## build 66
// TOP_BRIDGE
module TOP_BRIDGE(
   input Hclk, Hresetn,
                     input [1:0]       Htrans,
                     input [31:0]       Haddr,
                     input [31:0]       Hwdata,
                     input [1:0]       Hburst,
                     input             Hwrite,
                     input             Hsel,
                     input             Pready,
                     input [31:0]      Prdata,
                     output Psel,
                     output [31:0] Paddr,
                     output [31:0] Pdata,
                     output [31:0] rdata_temp,
                     output Pwrite,
                     output Penable
    );
                    wire [31:0]  Haddr_temp;
                    wire [31:0]  Hwdata_temp;
                    wire         valid;
                    wire         Hwrite_temp;
                    wire [31:0]  data_temp;
                    wire [32:0]  addr_temp;
                    wire         transfer;
                    wire         full;
                    wire         Hready;
                    assign Hready = !full;
                    AHB_MASTER AS (
                      .Hclk(Hclk),
                      .Hresetn(Hresetn),
                      .Htrans(Htrans),
                      .Haddr(Haddr),
                      .Hwdata(Hwdata),
                      .Hburst(Hburst),
                      .Hwrite(Hwrite), 
                      .Hsel(Hsel), 
                      .Hready(Hready),
                      .Haddr_temp(Haddr_temp),
                      .Hwdata_temp(Hwdata_temp),
                      .valid(valid),
                      .Hwrite_temp(Hwrite_temp)
                    );  
                    FIFO_CONTROL FC (
                      .Hclk(Hclk), 
                      .Hresetn(Hresetn),
                      .Haddr_temp(Haddr_temp),
                      .Hwdata_temp(Hwdata_temp),
                      .valid(valid),
                      .Hwrite_temp(Hwrite_temp),
                      .Pready(Pready),
                     .data_temp(data_temp),
                     .addr_temp(addr_temp),
                     .transfer(transfer),
  ...
make LEC_CHECK=0 ABC_AREA=1 CAP_MARGIN=20 CORE_MARGIN=2 CORE_UTILIZATION=72 CTS_CLUSTER_DIAMETER=400 PLACE_DENSITY=0.6 SLEW_MARGIN=20 finish   # period 2.85 ns
run.sh (not shown) runs the stock make flow with config.mk's settings and CLKGATE_MAP_FILE=.
To summarise build 66: no stage aborted, but the layout did not pass its checks, failing on negative setup slack.
For build 49, these inputs were changed with respect to build 66:
Settings: changing CORE_UTILIZATION from 72 to 70; setting SETUP_SLACK_MARGIN to 0.37 for the first time; setting TNS_END_PERCENT to 5 for the first time; removing ABC_AREA (formerly 1); removing CTS_CLUSTER_DIAMETER (formerly 400); changing the clock period (ns, I/O delays scaled along) from 2.85 to 2.57.
### Flow results
- STATUS run=build 49 STAGES=ALL_DONE FINAL_CHECKS=FAILED CAUSE=negative setup slack
- Changes observed in build 49 relative to build 66: remaining max-slew budget at the tightest pin has decreased, switching power rose by 13%.
- Build 49: all-layer global routing usage 0.43 points below build 66
- Summary of build 49 over build 66: flip-flop and latch area did not really move; total number of vias down 8363.
> inputs changed (build 49 -> build 35)
Settings: a deleted TNS_END_PERCENT that had been 5; a deleted SETUP_SLACK_MARGIN that had been 0.37; a change of CORE_UTILIZATION from 70 to 66; a change of the clock period (ns, I/O delays scaled along) from 2.57 to 6.22.
--- outcome ---
Build 35: flow completed, timing, DRC and antenna clean. On all-layer global routing usage: build 35 sits below build 49. From build 49 to build 35 the numbers moved as follows: iteration-0 DRC count of the detailed router down 43%; final period utilization down 55 points.

========
Starting RTL as in the previous note.
Settings: LEC_CHECK=0, ABC_AREA=1, CAP_MARGIN=20, CORE_MARGIN=2, CORE_UTILIZATION=71, CTS_CLUSTER_DIAMETER=155, GPL_TIMING_DRIVEN=1, SETUP_SLACK_MARGIN=-0.27, SLEW_MARGIN=20; clock period 2.75 ns.
The baseline finished but fails on setup timing.
Edit:
- ABC_AREA: 1 -> not set
- CORE_UTILIZATION: 71 -> 52
- CTS_CLUSTER_DIAMETER: 155 -> not set
- GPL_TIMING_DRIVEN: 1 -> not set
- PLACE_DENSITY: not set -> 0.6
- SETUP_SLACK_MARGIN: -0.27 -> not set
- clock period: 2.75 -> 4.61 ns (I/O delays scaled with it)
This time the run completed without violations. Final area falls by a few percent. Sequential power shrinks by well over a third. Sequential share of layout area is higher by 2.8 points. Combinational power falls by well over a third. Power falls by well over a third. Global-route usage is lower by 14 points. Final cell count fell by about a fifth. Worst hold slack improves by 190 ps. Area after synthesis is lower by a few percent. Routed wire length goes down by about a fifth. Worst setup slack improved by 600 ps.
Edit:
- CORE_UTILIZATION: 52 -> 72
- CTS_CLUSTER_SIZE: not set -> 39
- PLACE_DENSITY: 0.6 -> not set
- SETUP_SLACK_MARGIN: not set -> -0.29
- clock period: 4.61 -> 2.9 ns (I/O delays scaled with it)
Outcome: The changed run finished but failed the layout checks on setup timing; via count goes up by about 14%; final cell count decreases by about 6%; combinational power rises by about 100%; global-route usage grows by 16 points; worst setup slack gets worse by 730 ps; sequential share of layout area goes down by 1.2 points; wire length rose by 19%; count of clock-buffer cells in the layout came out lower by 26.
Edit:
- ABC_AREA: not set -> 1
- CTS_CLUSTER_SIZE: 39 -> 26
- PLACE_DENSITY_LB_ADDON: not set -> 0.2
- SETUP_SLACK_MARGIN: -0.29 -> not set
- clock period: 2.9 -> 4.05 ns (I/O delays scaled with it)
Now the flow completed without violations.
Hold slack improved by 160 ps.
Setup slack improved by 820 ps.
Sequential share of layout area rises by 0.32 points.
Global-route usage falls by 2.7 points.
Combinational power rises by 6.2%.
Final cell count rises by 35%.
Cell area falls by 0.54%.
Clock skew falls by 22 ps.
Synthesized area rises by 2.5%.

========
== job 101 ==
Starting RTL as in the previous note.
export LEC_CHECK = 0
export CAP_MARGIN = 20
export CORE_MARGIN = 2
export CORE_UTILIZATION = 72
export CTS_CLUSTER_SIZE = 39
export HOLD_SLACK_MARGIN = 0.25
export PLACE_DENSITY = 0.35
export SETUP_SLACK_MARGIN = -0.29
export SLEW_MARGIN = 20
create_clock -name core_clock -period 2.9 [get_ports {Hclk}]
In job 101 the implementation ran to completion but is not tape-out ready, as the final checks report setup timing.
Setup changes, job 101 to job 102
- clearing PLACE_DENSITY, which used to be 0.35
- swapping 72 for 70 in CORE_UTILIZATION
- putting GPL_TIMING_DRIVEN at 1 where nothing was set
- putting CTS_CLUSTER_DIAMETER at 370 where nothing was set
- putting ABC_AREA at 0 where nothing was set
- clearing HOLD_SLACK_MARGIN, which used to be 0.25
- swapping 39 for 20 in CTS_CLUSTER_SIZE
- clearing SETUP_SLACK_MARGIN, which used to be -0.29
- swapping 2.9 for 2.85 in the clock period (ns, I/O delays scaled along)
Results
Final checks on job 102, whose flow otherwise completed, came back failing, citing setup timing.
Measured against each other, job 101 and job 102 differ in sequential share of layout area, the lower figure coming from job 101.
[job 102 vs job 101] critical path data arrival time: higher in job 102
Side by side, setup slack on the worst flop-to-flop path turned out higher in job 102 than in job 101.
The wire length of the first global-routing pass of job 102 falls short of that of job 101 by 12%.

========
Starting RTL as in the previous note.
make LEC_CHECK=0 ABC_AREA=1 CAP_MARGIN=10 CELL_PAD_IN_SITES_DETAIL_PLACEMENT=1 CORE_MARGIN=8 CORE_UTILIZATION=40 HOLD_SLACK_MARGIN=0.14 MIN_ROUTING_LAYER=met2 PLACE_DENSITY_LB_ADDON=0.04 SLEW_MARGIN=25 finish   # period 3.1 ns
The first run finished but failed the layout checks on setup timing.
Change:
Settings changed: ABC_AREA 1 to not set, CAP_MARGIN 10 to 20, CELL_PAD_IN_SITES_DETAIL_PLACEMENT 1 to not set, CORE_MARGIN 8 to 2, HOLD_SLACK_MARGIN 0.14 to not set, MIN_ROUTING_LAYER met2 to not set, PLACE_DENSITY set to 0.6, PLACE_DENSITY_LB_ADDON 0.04 to not set, SLEW_MARGIN 25 to 20.
Clock period 3.1 ns to 3.51 ns, I/O delays scaled along.
This time the run completed with no timing, DRC or antenna violations.
Sequential cell count is unchanged.
Register-to-register slack gets better by 0.08 ns.
Die area goes down by 8.3%.
Final area drops by 3.0%.
Synthesized cell count is lower by 35%.
Critical path depth is lower by 5.
Setup slack improves by 0.20 ns.
Clock power drops by 11%.
Routed wire length came out lower by 27%.
Change:
Settings changed: SETUP_SLACK_MARGIN set to 1.07.
Clock period 3.51 ns to 4.61 ns, I/O delays scaled along.
After rerunning:
- The changed run completed with no timing, DRC or antenna violations
- clock power is lower by 29%
- routed wire length went up by 0.81%
- global-route usage climbs by 0.16 points

========
TOP_BRIDGE again, from the RTL that the note above started with.
Settings: LEC_CHECK=0, ABC_AREA=0, CAP_MARGIN=40, CORE_MARGIN=2, CORE_UTILIZATION=72, CTS_CLUSTER_DIAMETER=370, CTS_CLUSTER_SIZE=20, GPL_TIMING_DRIVEN=1, PLACE_DENSITY=0.64, SETUP_SLACK_MARGIN=-0.22, SLEW_MARGIN=20, TNS_END_PERCENT=5; clock period 2.85 ns.
The baseline completed and failed the layout checks on negative setup slack.
Edit:
Settings changed: ABC_AREA 0 to not set, CAP_MARGIN 40 to 35, CTS_CLUSTER_DIAMETER 370 to not set, CTS_CLUSTER_SIZE 20 to 39, GPL_TIMING_DRIVEN 1 to not set, HOLD_SLACK_MARGIN set to 0.24, PLACE_DENSITY 0.64 to not set, SETUP_SLACK_MARGIN -0.22 to -0.29, TNS_END_PERCENT 5 to not set.
Clock period 2.85 ns to 2.9 ns, I/O delays scaled along.
After rerunning:
- The changed run produced a layout that fails on negative setup slack
- combinational power climbs by 3.1%
- first-iteration DRC count climbs by 14%
- routed wire length goes up by 13%
- die area does not change
- total power increases by 18%
- utilization goes up by 3.4 points
- design area grows by 4.1%
- flip-flop count stays the same
- sequential share of layout area is lower by 2.4 points
- worst setup slack is better by 0.083 ns
- clock skew is lower by 0.014 ns
Edit:
Settings changed: CAP_MARGIN 35 to 20, CORE_UTILIZATION 72 to 40, CTS_CLUSTER_SIZE 39 to not set, HOLD_SLACK_MARGIN 0.24 to not set, PLACE_DENSITY set to 0.6, SETUP_SLACK_MARGIN -0.29 to not set.
Clock period 2.9 ns to 4.61 ns, I/O delays scaled along.
=>
- This time the run produced a clean layout
- cell count is higher by 15%
- clock-buffer cell count is higher by 39
- wire length is lower by 15%
- critical path depth is higher by 3
- flip-flop count is unchanged
- combinational power is lower by 49%
- via count is lower by 13%
- design area is lower by 0.99%
- core utilization is lower by 39 points
- global-route usage is lower by 22 points
- synthesized area stays the same
Edit:
Settings changed: CELL_PAD_IN_SITES_DETAIL_PLACEMENT set to 1, CORE_MARGIN 2 to 8.
Clock period 4.61 ns to 3.1 ns, I/O delays scaled along.
=> Now the flow reached the layout checks and failed them: negative setup slack. Sequential share of layout area came out lower by 1.6 points. Worst setup slack is worse by 0.71 ns. Routed wire length came out higher by 6.1%. Via count came out higher by 3.0%. Total power came out higher by 51%. Synthesized cell count stays the same. Critical path depth came out lower by 4. Worst hold slack is worse by 0.26 ns.

========
## try-willow
TOP_BRIDGE again, from the RTL that the note above started with.
Settings: LEC_CHECK=0, CAP_MARGIN=10, CORE_ASPECT_RATIO=1.02, CORE_MARGIN=8, CORE_UTILIZATION=40, MIN_ROUTING_LAYER=met2, SLEW_MARGIN=15; clock period 5.0 ns.
try-willow finished all stages; layout check result: FAIL, due to design-rule violations.
For try-pepper, these inputs were changed with respect to try-willow:
# try-willow
export LEC_CHECK = 0
export CAP_MARGIN = 10
export CORE_ASPECT_RATIO = 1.02
export CORE_MARGIN = 8
export CORE_UTILIZATION = 40
export MIN_ROUTING_LAYER = met2
export SLEW_MARGIN = 15
create_clock -name core_clock -period 5.0 [get_ports {Hclk}]
# try-pepper
export LEC_CHECK = 0
export ABC_AREA = 1
export CAP_MARGIN = 20
export CELL_PAD_IN_SITES_DETAIL_PLACEMENT = 1
export CORE_MARGIN = 8
export CORE_UTILIZATION = 40
export PLACE_DENSITY_LB_ADDON = 0.04
export SLEW_MARGIN = 25
create_clock -name core_clock -period 3.1 [get_ports {Hclk}]
Results
- In try-pepper the number of rows in the core area turned out about 0.7% higher than in try-willow.
- Clock power, try-pepper vs try-willow: up by more than half
- From try-willow to try-pepper the numbers moved as follows: core utilization went up; number of vias per cell after detailed routing went down; global-route wire length before repair went up.
- The run showing the smaller number of multi-input combinational cells is try-willow.
- Compared to try-willow, the router laid down more metal wire for try-pepper.
- None of the runs try-pepper and try-willow ends with a clean layout.
- try-willow ran in full, but the layout does not pass; the checks complain about design-rule violations.
- try-pepper: flow complete, layout not clean; failing: negative setup slack
- Comparing try-pepper with try-willow, the height of the die came out essentially unchanged.
- Delta (try-pepper minus try-willow): non-filler instance count after layout rose 1980, source-to-sink clock delay at the later pin of the worst-skew pair about even, tally of filler cells in the layout up 3257.
Inputs modified between try-pepper and try-lagoon:
# try-pepper
export LEC_CHECK = 0
export ABC_AREA = 1
export CAP_MARGIN = 20
export CELL_PAD_IN_SITES_DETAIL_PLACEMENT = 1
export CORE_MARGIN = 8
export CORE_UTILIZATION = 40
export PLACE_DENSITY_LB_ADDON = 0.04
export SLEW_MARGIN = 25
create_clock -name core_clock -period 3.1 [get_ports {Hclk}]
# try-lagoon
export LEC_CHECK = 0
export CAP_MARGIN = 20
export CORE_MARGIN = 2
export CORE_UTILIZATION = 61
export PLACE_DENSITY = 0.6
export SETUP_SLACK_MARGIN = 0.74
export SLEW_MARGIN = 20
create_clock -name core_clock -period 2.96 [get_ports {Hclk}]
- try-lagoon: layout overhead on the synthesized area 0.95 points below try-pepper
- Min relative contribution of combinational cells to total power across try-lagoon and try-pepper: try-lagoon
- Final checks on try-lagoon, whose flow otherwise completed, came back failing, citing negative setup slack.
- [try-lagoon] mean instance size in the synthesized netlist rose about 50% relative to try-pepper
- Between try-lagoon and try-pepper, clock buffer instance count of the final layout is lower for try-lagoon, try-pepper comes in above that.
- When try-lagoon is measured against try-pepper, its utilization turns out 25 points higher.
- | Yosys chip area | try-lagoon vs try-pepper | about 2.4% lower |
- Against try-pepper, multi-input gate count in try-lagoon fell by more than a quarter.
- On switching power total: between try-lagoon and try-pepper, it ends up lower for try-lagoon.
- Area after synthesis, try-lagoon and try-pepper: larger value in try-pepper
- Run comparison: try-lagoon end point of the critical path AS.Haddr_temp[19]$_DFFE_PP_; try-pepper end point of the critical path AS.Haddr_temp[11]$_DFFE_PP_
- try-lagoon vs try-pepper, instance count: try-lagoon lower
- As far as count of input and output buffers goes, try-pepper and try-lagoon are indistinguishable; the numbers are identical.
Edits applied to the flow inputs when going from try-lagoon to try-yarrow:
# try-lagoon
export LEC_CHECK = 0
export CAP_MARGIN = 20
export CORE_MARGIN = 2
export CORE_UTILIZATION = 61
export PLACE_DENSITY = 0.6
export SETUP_SLACK_MARGIN = 0.74
export SLEW_MARGIN = 20
create_clock -name core_clock -period 2.96 [get_ports {Hclk}]
# try-yarrow
export LEC_CHECK = 0
export ABC_AREA = 1
export CAP_MARGIN = 20
export CELL_PAD_IN_SITES_DETAIL_PLACEMENT = 0
export CORE_ASPECT_RATIO = 0.59
export CORE_MARGIN = 9
export CORE_UTILIZATION = 29
export CTS_CLUSTER_DIAMETER = 365
export MAX_ROUTING_LAYER = met5
export MIN_ROUTING_LAYER = met1
export PLACE_DENSITY_LB_ADDON = 0.1
export SETUP_SLACK_MARGIN = 0.28
export SLEW_MARGIN = 20
create_clock -name core_clock -period 2.96 [get_ports {Hclk}]
Findings:
The layout from try-lagoon, despite a flow that completed every stage, fails the layout checks, with the failing checks listed as negative setup slack. Complete run, failing final checks: try-yarrow, reason negative setup slack. For try-yarrow, the highest signal layer in the routed design was met5, unlike try-lagoon, where it was met4. Of try-lagoon and try-yarrow, try-yarrow shows the lower shortest clock period the worst path allows after layout, with try-lagoon above it. Diff try-lagoon -> try-yarrow: routed wire length climbed 38%, area of the core region climbed about 110%.
[inputs] try-harbor vs try-yarrow
# try-yarrow
export LEC_CHECK = 0
export ABC_AREA = 1
export CAP_MARGIN = 20
export CELL_PAD_IN_SITES_DETAIL_PLACEMENT = 0
export CORE_ASPECT_RATIO = 0.59
export CORE_MARGIN = 9
export CORE_UTILIZATION = 29
export CTS_CLUSTER_DIAMETER = 365
export MAX_ROUTING_LAYER = met5
export MIN_ROUTING_LAYER = met1
export PLACE_DENSITY_LB_ADDON = 0.1
export SETUP_SLACK_MARGIN = 0.28
export SLEW_MARGIN = 20
create_clock -name core_clock -period 2.96 [get_ports {Hclk}]
# try-harbor
export LEC_CHECK = 0
export CAP_MARGIN = 20
export CORE_MARGIN = 2
export CORE_UTILIZATION = 43
export CTS_CLUSTER_SIZE = 18
export GPL_TIMING_DRIVEN = 0
export MAX_ROUTING_LAYER = met5
export MIN_ROUTING_LAYER = met1
export PLACE_DENSITY_LB_ADDON = 0.29
export SETUP_SLACK_MARGIN = 0.41
export SLEW_MARGIN = 20
export TNS_END_PERCENT = 60
create_clock -name core_clock -period 4.34 [get_ports {Hclk}]
Notes after the runs:
The final layout from try-harbor, which completed every stage, passed the timing, DRC and antenna checks at the end of the flow. Destination of the critical timing path = AS.Haddr_temp[1]$_DFFE_PP_: try-harbor; destination of the critical timing path = AS.Haddr_temp[24]$_DFFE_PP_: try-yarrow. Measured against try-yarrow, the power consumption of try-harbor comes out at 0.65 times the reference value. The proportion of power drawn by the clock network number comes out lower for try-yarrow vs try-harbor. Comparing try-harbor and try-yarrow, the lower global placement routability congestion is on try-harbor. Diff try-yarrow -> try-harbor: global-route met2 utilization went up 13 points; worst vdd rail ir drop went down 0.16 mV.
Power figures rest on the tool's default switching activity, not on a simulated workload.
